==> wip/amber: inputs <==
// BreakoutControl
module BreakoutControl(clk_50, strt, rst, L, R, tick, color, pix_x, pix_y, ball_x, ball_y, pad_x, bricks, win, lose);
Settings: LEC_CHECK=0, CAP_MARGIN=10, CORE_MARGIN=2, CORE_UTILIZATION=55, CTS_CLUSTER_SIZE=41, GPL_ROUTABILITY_DRIVEN=0, MAX_ROUTING_LAYER=met5, PLACE_DENSITY_LB_ADDON=0.04, SETUP_SLACK_MARGIN=0.48, SLEW_MARGIN=20; clock period 2.94 ns.
run.sh (not shown) runs the stock make flow with config.mk's settings and CLKGATE_MAP_FILE=.
==> wip/tundra: changes against wip/amber <==
- CORE_UTILIZATION: 55 -> 72
- GPL_ROUTABILITY_DRIVEN: 0 -> 1
- PLACE_DENSITY_LB_ADDON: 0.04 -> 0.0
- SETUP_SLACK_MARGIN: 0.48 -> unset
==> flow/constraint.sdc (replaced) <==
create_clock -name core_clock -period 2.35 [get_ports {clk_50}]
set_input_delay 0.4700 -clock core_clock [delete_from_list [all_inputs] [get_ports {clk_50}]]
set_output_delay 0.4700 -clock core_clock [all_outputs]
set_load 0.01 [all_outputs]
==> wip/garnet: changes against wip/amber <==
- CAP_MARGIN: 10 -> 20
- CORE_UTILIZATION: 55 -> 54
- CTS_CLUSTER_SIZE: 41 -> unset
- GPL_ROUTABILITY_DRIVEN: 0 -> unset
- MAX_ROUTING_LAYER: met5 -> unset
- PLACE_DENSITY_LB_ADDON: 0.04 -> unset
- SETUP_SLACK_MARGIN: 0.48 -> unset
==> flow/constraint.sdc (replaced) <==
create_clock -name core_clock -period 4.75 [get_ports {clk_50}]
set_input_delay 0.9500 -clock core_clock [delete_from_list [all_inputs] [get_ports {clk_50}]]
set_output_delay 0.9500 -clock core_clock [all_outputs]
set_load 0.01 [all_outputs]
==> comparison table <==
                                                                              wip/amber  wip/garnet              wip/tundra
Worst IR drop on VDD                                                          0.4663 mV   0.2821 mV                       -
Count of routing violations after the opening detailed-route iteration             1708        1299                       -
Met2 Track Usage GR                                                              56.08%      50.98%                       -
Max-Cap Viols                                                                         0           0                       -
Relative area change from synthesis to final layout                              32.98%      10.91%                       -
Length in cells of the worst reg-to-reg path                                         15          15                       -
Dpl hpwl                                                                       41860 um    39540 um                47170 um
Power attributed to the clock group                                             3.90 mW     2.23 mW                       -
Status                                                                  failed layout checks  no timing/DRC/antenna violations  stopped before the end
Failing step                                                                          -           -    clock tree synthesis
Reasons for failing layout checks                                          setup timing           -                       -
PostCTS Resize Cnt                                                                  102           0                       -
Net count reported at finish                                                       2498        2195                       -
Clock tree buffer depth                                                               3           3                       -
Worst slack on hold paths                                                      329.8 ps    457.7 ps                       -
Data arrival, critical path                                                     3870 ps     4860 ps                       -
Die width                                                                      181.6 um    183.2 um                159.2 um
Worst stage delay on the critical path                                           630 ps      570 ps                       -
Final-layout clock buffer total                                                      30          34                       -

==> 04-05: inputs <==
Starting RTL as in the previous note.
==> flow/config.mk <==
export PLATFORM = sky130hd
export DESIGN_NAME = BreakoutControl
export DESIGN_NICKNAME = BreakoutControl
export VERILOG_FILES = /design/flow/design.v
export SDC_FILE = /design/flow/constraint.sdc
export NUM_CORES = 4
export LEC_CHECK = 0
export ABC_AREA = 1
export CAP_MARGIN = 30
export CORE_MARGIN = 7
export CORE_UTILIZATION = 40
export GPL_TIMING_DRIVEN = 0
export MIN_ROUTING_LAYER = met2
export SLEW_MARGIN = 20
export TNS_END_PERCENT = 100
==> flow/constraint.sdc <==
create_clock -name core_clock -period 6.76 [get_ports {clk_50}]
set_input_delay 1.3520 -clock core_clock [delete_from_list [all_inputs] [get_ports {clk_50}]]
set_output_delay 1.3520 -clock core_clock [all_outputs]
set_load 0.01 [all_outputs]
==> 08-25: changes against 04-05 <==
==> flow/config.mk (replaced) <==
export PLATFORM = sky130hd
export DESIGN_NAME = BreakoutControl
export DESIGN_NICKNAME = BreakoutControl
export VERILOG_FILES = /design/flow/design.v
export SDC_FILE = /design/flow/constraint.sdc
export NUM_CORES = 4
export LEC_CHECK = 0
export ABC_AREA = 1
export CAP_MARGIN = 20
export CORE_MARGIN = 2
export CORE_UTILIZATION = 72
export CTS_CLUSTER_DIAMETER = 91
export CTS_CLUSTER_SIZE = 25
export PLACE_DENSITY_LB_ADDON = 0.26
export SETUP_SLACK_MARGIN = 0.83
export SLEW_MARGIN = 20
export TNS_END_PERCENT = 5
==> flow/constraint.sdc (replaced) <==
create_clock -name core_clock -period 3.14 [get_ports {clk_50}]
set_input_delay 0.6280 -clock core_clock [delete_from_list [all_inputs] [get_ports {clk_50}]]
set_output_delay 0.6280 -clock core_clock [all_outputs]
set_load 0.01 [all_outputs]
==> results <==
Against 08-25, the final area of 04-05 is larger by 1.8%.
Against 04-05, the register-to-register slack of 08-25 is lower by 2.6 ns.
08-25 completed, yet does not pass: setup timing. 04-05 completed with no timing, DRC or antenna violations.
In area after synthesis, 04-05 and 08-25 do not differ.
Between 08-25 and 04-05, the lower clock-buffer cell count is in 08-25 (gap 19).
In 04-05 the setup slack is better than in 08-25, by 2.6 ns.
Against 08-25, the fmax of 04-05 is lower by 24%.
==> figures <==
Proportion of cell area occupied by registers: 08-25 28.8%; 04-05 28.3%
Final weighted congestion of routability-driven global placement: 08-25 1.08; 04-05 0.967
Detail Route met3 WL: 08-25 7100 microns; 04-05 29300 microns
Die outline height: 08-25 164 microns; 04-05 229 microns
Highest-delay cell along the critical path: 08-25 sky130_fd_sc_hd__dfstp_2; 04-05 sky130_fd_sc_hd__dfrtp_1
Power dissipated by switching net loads: 08-25 0.00703 W; 04-05 0.00337 W
Worst slack at placement: 08-25 -0.124 ns; 04-05 2.69 ns
Outcome: 08-25 complete, but fails checks; 04-05 complete, no violations
Layout check failures: 08-25 setup timing; 04-05 -
Worst setup skew after layout: 08-25 0.0227 ns; 04-05 0.0183 ns
Met2 demand-to-capacity share in global routing: 08-25 71.9%; 04-05 44.7%
TritonCTS buffer count: 08-25 14; 04-05 29
Area added between synthesis and finish: 08-25 11.6%; 04-05 13.6%
Post-layout instance area: 08-25 20600 sq um; 04-05 20900 sq um
Length of routed wiring on met1: 08-25 22100 microns; 04-05 0 microns

==> trial 1: inputs <==
BreakoutControl again, from the RTL that the note above started with.
// BreakoutControl
module BreakoutControl(clk_50, strt, rst, L, R, tick, color, pix_x, pix_y, ball_x, ball_y, pad_x, bricks, win, lose);
make LEC_CHECK=0 CAP_MARGIN=20 CORE_MARGIN=2 CORE_UTILIZATION=59 CTS_CLUSTER_SIZE=41 SETUP_SLACK_MARGIN=-0.65 SLEW_MARGIN=20 finish   # period 6.76 ns
==> trial 45: changes against trial 1 <==
Settings changed: CAP_MARGIN 20 to 40, CORE_UTILIZATION 59 to 72, CTS_CLUSTER_DIAMETER set to 229, CTS_CLUSTER_SIZE 41 to 86, GPL_ROUTABILITY_DRIVEN set to 1, MAX_ROUTING_LAYER set to met5, PLACE_DENSITY set to 0.38, SETUP_SLACK_MARGIN -0.65 to not set.
==> flow/constraint.sdc (replaced) <==
create_clock -name core_clock -period 2.23 [get_ports {clk_50}]
set_input_delay 0.4460 -clock core_clock [delete_from_list [all_inputs] [get_ports {clk_50}]]
set_output_delay 0.4460 -clock core_clock [all_outputs]
set_load 0.01 [all_outputs]
==> qor summary <==
item                                                          trial 1                trial 45
Outcome                                       complete, no violations  stopped before the end
Failing step                                                        -                 5_1_grt
CTS Buf Count                                                      25                       6
Die area                                                  30,800 um^2             25,300 um^2
Standard cell area after detailed placement               18,000 um^2             21,200 um^2
DIE WIDTH                                                      175 um                  159 um
Total placed cells including tap cells                          2,361                   2,677
Hold Buf Count CTS                                                  0                       1
Cell resize tally after clock tree synthesis                        0                     321
RePlAce Congestion                                              0.990                    1.08
Number of setup buffers added after CTS                             0                      46
Standard cell core area                                   28,900 um^2             23,500 um^2
Row Count                                                          62                      56
Pre-CTS worst setup slack                                     2.42 ns                -1.27 ns
Initial Utilization                                             0.601                   0.737
Detailed-placement wirelength estimate                        38.7 mm                 45.7 mm

==> trial 14: inputs <==
Starting RTL as in the previous note.
clock: 4.01 ns
lec_check: 0
cap_margin: 20
core_aspect_ratio: 0.51
core_margin: 2
core_utilization: 71
cts_cluster_diameter: 388
max_routing_layer: met4
min_routing_layer: met2
place_density_lb_addon: 0.08
setup_slack_margin: 1.12
slew_margin: 20
==> inputs of trial 52, as changes to trial 14 <==
Settings changed: CORE_ASPECT_RATIO 0.51 to not set, CORE_UTILIZATION 71 to 70, CTS_CLUSTER_DIAMETER 388 to not set, CTS_CLUSTER_SIZE set to 25, MAX_ROUTING_LAYER met4 to not set, MIN_ROUTING_LAYER met2 to not set, PLACE_DENSITY_LB_ADDON 0.08 to not set, SETUP_SLACK_MARGIN 1.12 to not set.
==> flow/constraint.sdc (replaced) <==
create_clock -name core_clock -period 3.81 [get_ports {clk_50}]
set_input_delay 0.7620 -clock core_clock [delete_from_list [all_inputs] [get_ports {clk_50}]]
set_output_delay 0.7620 -clock core_clock [all_outputs]
set_load 0.01 [all_outputs]
==> inputs of trial 48, as changes to trial 14 <==
Settings changed: CORE_ASPECT_RATIO 0.51 to not set, CORE_UTILIZATION 71 to 68, CTS_CLUSTER_DIAMETER 388 to not set, MAX_ROUTING_LAYER met4 to not set, MIN_ROUTING_LAYER met2 to not set, PLACE_DENSITY_LB_ADDON 0.08 to not set, SETUP_SLACK_MARGIN 1.12 to not set.
==> flow/constraint.sdc (replaced) <==
create_clock -name core_clock -period 6.76 [get_ports {clk_50}]
set_input_delay 1.3520 -clock core_clock [delete_from_list [all_inputs] [get_ports {clk_50}]]
set_output_delay 1.3520 -clock core_clock [all_outputs]
set_load 0.01 [all_outputs]
==> inputs of trial 58, as changes to trial 14 <==
Settings changed: ABC_AREA set to 1, CORE_ASPECT_RATIO 0.51 to 1.42, CORE_UTILIZATION 71 to 72, CTS_CLUSTER_DIAMETER 388 to 366, CTS_CLUSTER_SIZE set to 10, MAX_ROUTING_LAYER met4 to not set, MIN_ROUTING_LAYER met2 to not set, PLACE_DENSITY_LB_ADDON 0.08 to not set, SETUP_SLACK_MARGIN 1.12 to not set, TNS_END_PERCENT set to 5.
==> flow/constraint.sdc (replaced) <==
create_clock -name core_clock -period 2.64 [get_ports {clk_50}]
set_input_delay 0.5280 -clock core_clock [delete_from_list [all_inputs] [get_ports {clk_50}]]
set_output_delay 0.5280 -clock core_clock [all_outputs]
set_load 0.01 [all_outputs]
==> results.json <==
{
  "met2_usage_pct": 61.4,
  "use_met1_pct": 52.1,
  "outcome": "no timing/DRC/antenna violations",
  "syn_area_um2": 17300,
  "gp_congestion": 1.04,
  "busiest_layer": "met2",
  "syn_avg_cell_area_um2": 8.57,
  "ys_area_um2": 17300,
  "initCoreUtil_pct": 69.1
}
(the above is from trial 48)
==> results.json <==
{
  "syn_avg_cell_area_um2": 8.57,
  "gp_congestion": 0.986,
  "fillers": 1620,
  "ios": 74,
  "nonClkBufAreaFrac_pct": 7.78,
  "ys_area_um2": 17300,
  "outcome": "no timing/DRC/antenna violations",
  "yosysTopAreaCell": "dfrtp_1",
  "met2_usage_pct": 66.5,
  "syn2layout_area_growth_pct": 12.9,
  "use_met1_pct": 54.3,
  "power_density_nw_per_um2": 638,
  "busiest_layer": "met2",
  "syn_area_um2": 17300,
  "yosysMostFrequentCell": "dfrtp_1",
  "async_reset_ff_share_pct": 100,
  "grt_pass1_vias": 16400
}
(the above is from trial 52)
==> results.json <==
{
  "syn_area_um2": 18400,
  "met2_usage_pct": 79.5,
  "so.violations": "negative setup slack",
  "worst_slack_ns": -0.568,
  "ys_area_um2": 18400,
  "outcome": "complete, but fails checks",
  "setup_violations": 21,
  "gp_congestion": 1.10
}
(the above is from trial 58)
==> results.json <==
{
  "gp_congestion": 1.13,
  "outcome": "did not finish",
  "gr-usage-all-layers_pct": 83.4,
  "haltStage": "global routing (5_1_grt)",
  "firstError": "[ERROR GRT-0116] Global routing finished with congestion. Check the congestion regions in the DRC Viewer.",
  "ys_area_um2": 17300,
  "busiest_layer": "met3",
  "syn_area_um2": 17300,
  "ys_sh_simple_pct": 19.1,
  "use_met1_pct": 0,
  "syn_avg_cell_area_um2": 8.57,
  "met2_usage_pct": 89.5,
  "initCoreUtil_pct": 73.0,
  "h-tree-depth": 1,
  "hpwl_um": 40800
}
(the above is from trial 14)
Power and IR drop assume default switching activity.
